## run A
==> flow/design.v (excerpt) <==
module boom_pro(sw7,start,clk,led,seg,sw_input,row,seg_cat,btn6,buzzer,green,red);
    input sw7,start,clk,btn6;        
    input [6:0] sw_input;            
    output buzzer;                   
    output [7:0] row,red,green;      
    output [7:0] seg_cat;            
    output [7:0] seg;                
    output reg [6:0] led;            
    reg [1:0] ps_input_times;        
    reg success;                     
    reg [6:0] password;              
    reg [1:0] game_state;            
    reg [4:0] countdown_times;       
    reg [4:0] user_defined_cdtime;   
    reg btn6_before;                 
    wire [4:0] leave_times;          
    wire [1:0] music_state;          
    wire [1:0] countdown_state;      
    wire [6:0] changing_pw;          
    wire btn6_pulse;                 
    wire start_pulse;                
    always @(posedge clk) begin
        if (!sw7) begin
  ...
==> flow/config.mk <==
export PLATFORM = sky130hd
export DESIGN_NAME = boom_pro
export DESIGN_NICKNAME = boom_pro
export VERILOG_FILES = /design/flow/design.v
export SDC_FILE = /design/flow/constraint.sdc
export NUM_CORES = 4
export LEC_CHECK = 0
export ABC_AREA = 0
export CAP_MARGIN = 30
export CELL_PAD_IN_SITES_DETAIL_PLACEMENT = 1
export CORE_MARGIN = 2
export CORE_UTILIZATION = 52
export CTS_CLUSTER_DIAMETER = 214
export GPL_ROUTABILITY_DRIVEN = 0
export GPL_TIMING_DRIVEN = 0
export HOLD_SLACK_MARGIN = 0.19
export MIN_ROUTING_LAYER = met2
export PLACE_DENSITY_LB_ADDON = 0.3
export SETUP_SLACK_MARGIN = 4.15
export SLEW_MARGIN = 35
export TNS_END_PERCENT = 15
==> flow/constraint.sdc <==
create_clock -name core_clock -period 20.0 [get_ports {clk}]
set_input_delay 4.0000 -clock core_clock [delete_from_list [all_inputs] [get_ports {clk}]]
set_output_delay 4.0000 -clock core_clock [all_outputs]
set_load 0.01 [all_outputs]
run.sh (not shown) runs the stock make flow with config.mk's settings and CLKGATE_MAP_FILE=.
Run status, run A: aborted in global routing (5_1_grt), error GRT-0232
> inputs changed (run A -> run B)
- CELL_PAD_IN_SITES_DETAIL_PLACEMENT: 1 -> unset
- TNS_END_PERCENT: 15 -> unset
- PLACE_DENSITY_LB_ADDON: 0.3 -> unset
- HOLD_SLACK_MARGIN: 0.19 -> unset
- SLEW_MARGIN: 35 -> 20
- ABC_AREA: 0 -> unset
- SETUP_SLACK_MARGIN: 4.15 -> unset
- GPL_ROUTABILITY_DRIVEN: 0 -> unset
- CAP_MARGIN: 30 -> 5
- MIN_ROUTING_LAYER: met2 -> unset
- CORE_UTILIZATION: 52 -> 72
- CTS_CLUSTER_DIAMETER: 214 -> unset
- GPL_TIMING_DRIVEN: 0 -> unset
- the clock period (ns, I/O delays scaled along): 20.0 -> 6.76
[run B] flow finished | final checks: failed | reasons: setup timing
Quantity of gates resized following cts, run A and run B, higher one = run B.
Between run A and run B, the count of input and output buffers is lower for run A.
Relative to run A, total instance count after detailed placement has gone down in run B.
Summary of run B over run A: post-synth area from yosys stat roughly the same, die area -14000 µm².
Between run A and run B, initial core utilization increased.
Changes observed in run B relative to run A: number of placement rows lower, number of buffers inserted to repair setup after CTS higher.
[inputs] run C vs run B
- an added SETUP_SLACK_MARGIN of 1.2
- a change of CAP_MARGIN from 5 to 20
- an added CTS_CLUSTER_SIZE of 41
- a change of the clock period (ns, I/O delays scaled along) from 6.76 to 9.32
[summary]
- Compared with run B, pin count of the biggest net entering global routing in run C increased by more than a quarter.
- Core utilization: run C lower than run B
- Run C vs. run B: total half-perimeter wirelength after legalization and detailed placement fell 4900 µm, worst max-slew margin expressed relative to the limit rose 10 points, final setup slack of the worst path rose 1.95 ns.
- On share of cell area taken by flip-flops and latches, the higher figure sits with run C, not run B.
- Run C | stages: all done | timing, DRC, antenna: all pass
What run D does differently from run C at the input level:
- removing CTS_CLUSTER_SIZE (formerly 41)
- setting HOLD_SLACK_MARGIN to -0.1 for the first time
- changing SETUP_SLACK_MARGIN from 1.2 to -0.08
- changing the clock period (ns, I/O delays scaled along) from 9.32 to 6.65
## What came out
- Run D ran in full, but the layout does not pass; the checks complain about setup timing.
- Cmp run D vs run C: final area higher in run D
- [compare] base=run C new=run D: depth of the worst register-to-register path went down by 3, final critical-path setup slack went down by 2.20 ns.

## run 1
Starting RTL as in the previous note.
make LEC_CHECK=0 ABC_AREA=0 CAP_MARGIN=20 CELL_PAD_IN_SITES_GLOBAL_PLACEMENT=0 CORE_ASPECT_RATIO=1.48 CORE_MARGIN=2 CORE_UTILIZATION=71 CTS_CLUSTER_DIAMETER=51 CTS_CLUSTER_SIZE=73 GPL_ROUTABILITY_DRIVEN=0 GPL_TIMING_DRIVEN=1 MAX_ROUTING_LAYER=met4 MIN_ROUTING_LAYER=met1 PLACE_DENSITY_LB_ADDON=0.14 SETUP_SLACK_MARGIN=0.44 SLEW_MARGIN=20 TNS_END_PERCENT=100 finish   # period 8.3 ns
#### Input delta (run 2 over run 1)
- clearing PLACE_DENSITY_LB_ADDON, which used to be 0.14
- clearing MAX_ROUTING_LAYER, which used to be met4
- clearing GPL_ROUTABILITY_DRIVEN, which used to be 0
- clearing GPL_TIMING_DRIVEN, which used to be 1
- swapping 71 for 40 in CORE_UTILIZATION
- clearing CTS_CLUSTER_DIAMETER, which used to be 51
- clearing ABC_AREA, which used to be 0
- clearing MIN_ROUTING_LAYER, which used to be met1
- clearing CTS_CLUSTER_SIZE, which used to be 73
- clearing CORE_ASPECT_RATIO, which used to be 1.48
- clearing SETUP_SLACK_MARGIN, which used to be 0.44
- clearing TNS_END_PERCENT, which used to be 100
- clearing CELL_PAD_IN_SITES_GLOBAL_PLACEMENT, which used to be 0
- swapping 8.3 for 9.91 in the clock period (ns, I/O delays scaled along)
==> comparison <==
When run 2 is measured against run 1, its final antenna diode count turns out 2 lower.
Core box area delta for run 2 relative to run 1: about 80% higher
Flop share of the area across run 2 and run 1: no real change.
On die area, run 1 beats run 2.
| clock edge transition at the registers on the reported setup and hold paths | higher: run 1 |
Modified inputs, run 3 compared to run 2
- CORE_UTILIZATION: 40 -> 69
- TNS_END_PERCENT: unset -> 60
- CORE_MARGIN: 2 -> 6
- GPL_TIMING_DRIVEN: unset -> 0
- the clock period (ns, I/O delays scaled along): 9.91 -> 15.0
Notes after the runs:
- Diff run 2 -> run 3: met3 layer usage reported by global route increased by 2.1 points relative to the old numbers.
- Cell area | run 3 vs run 2 | run 3 smaller
- Measured against each other, run 3 and run 2 differ in well-tap cell count, the lower figure coming from run 3.
- Re area added between synthesis and finish: run 2 was higher than run 3.
- Looking only at initial standard-cell utilization of the core, and setting everything else aside, the higher value of run 3 and run 2 goes to run 3.
- Compared run 3 vs run 2, and routed length on met2 is up in run 3.
The following lists how run 4 was set up differently from run 3:
- swapping 6 for 2 in CORE_MARGIN
- clearing TNS_END_PERCENT, which used to be 60
- clearing GPL_TIMING_DRIVEN, which used to be 0
- swapping 69 for 9 in CORE_UTILIZATION
- swapping 15.0 for 23.5 in the clock period (ns, I/O delays scaled along)
--- outcome ---
- In the tables for run 4 and run 3, global-route usage reads lower with run 4.
- Of run 4 and run 3, it is run 4 that has the higher post-placement setup slack.
- Changes observed in run 4 relative to run 3: layout-stage area growth over the synthesis result went up; post-place instance area rose 0.0035 mm^2.
- Run 3 was routed with more vias than run 4.
Input-level comparison between run 5 and run 4:
- CORE_UTILIZATION now 64, was 9
- ABC_AREA now 1, previously not set
- CTS_CLUSTER_SIZE now 96, previously not set
- the clock period (ns, I/O delays scaled along) now 8.05, was 23.5
Results
Amount of wire on met2 after detailed routing: run 5 vs run 4 up 3800 um
In the tables for run 4 and run 5, yosys-reported design area after synthesis reads higher with run 5.
Looking at the reports, run 5 completed the entire flow and the layout it produced met the timing, DRC and antenna checks.
Run 5 vs. run 4: non-clock buffer count went down by 5.
Fraction of the cycle the final worst path needs | run 5 above run 4
Note that the detailed placer's ending HPWL recorded for run 5 amounts to 1.17 times the value seen in run 4.
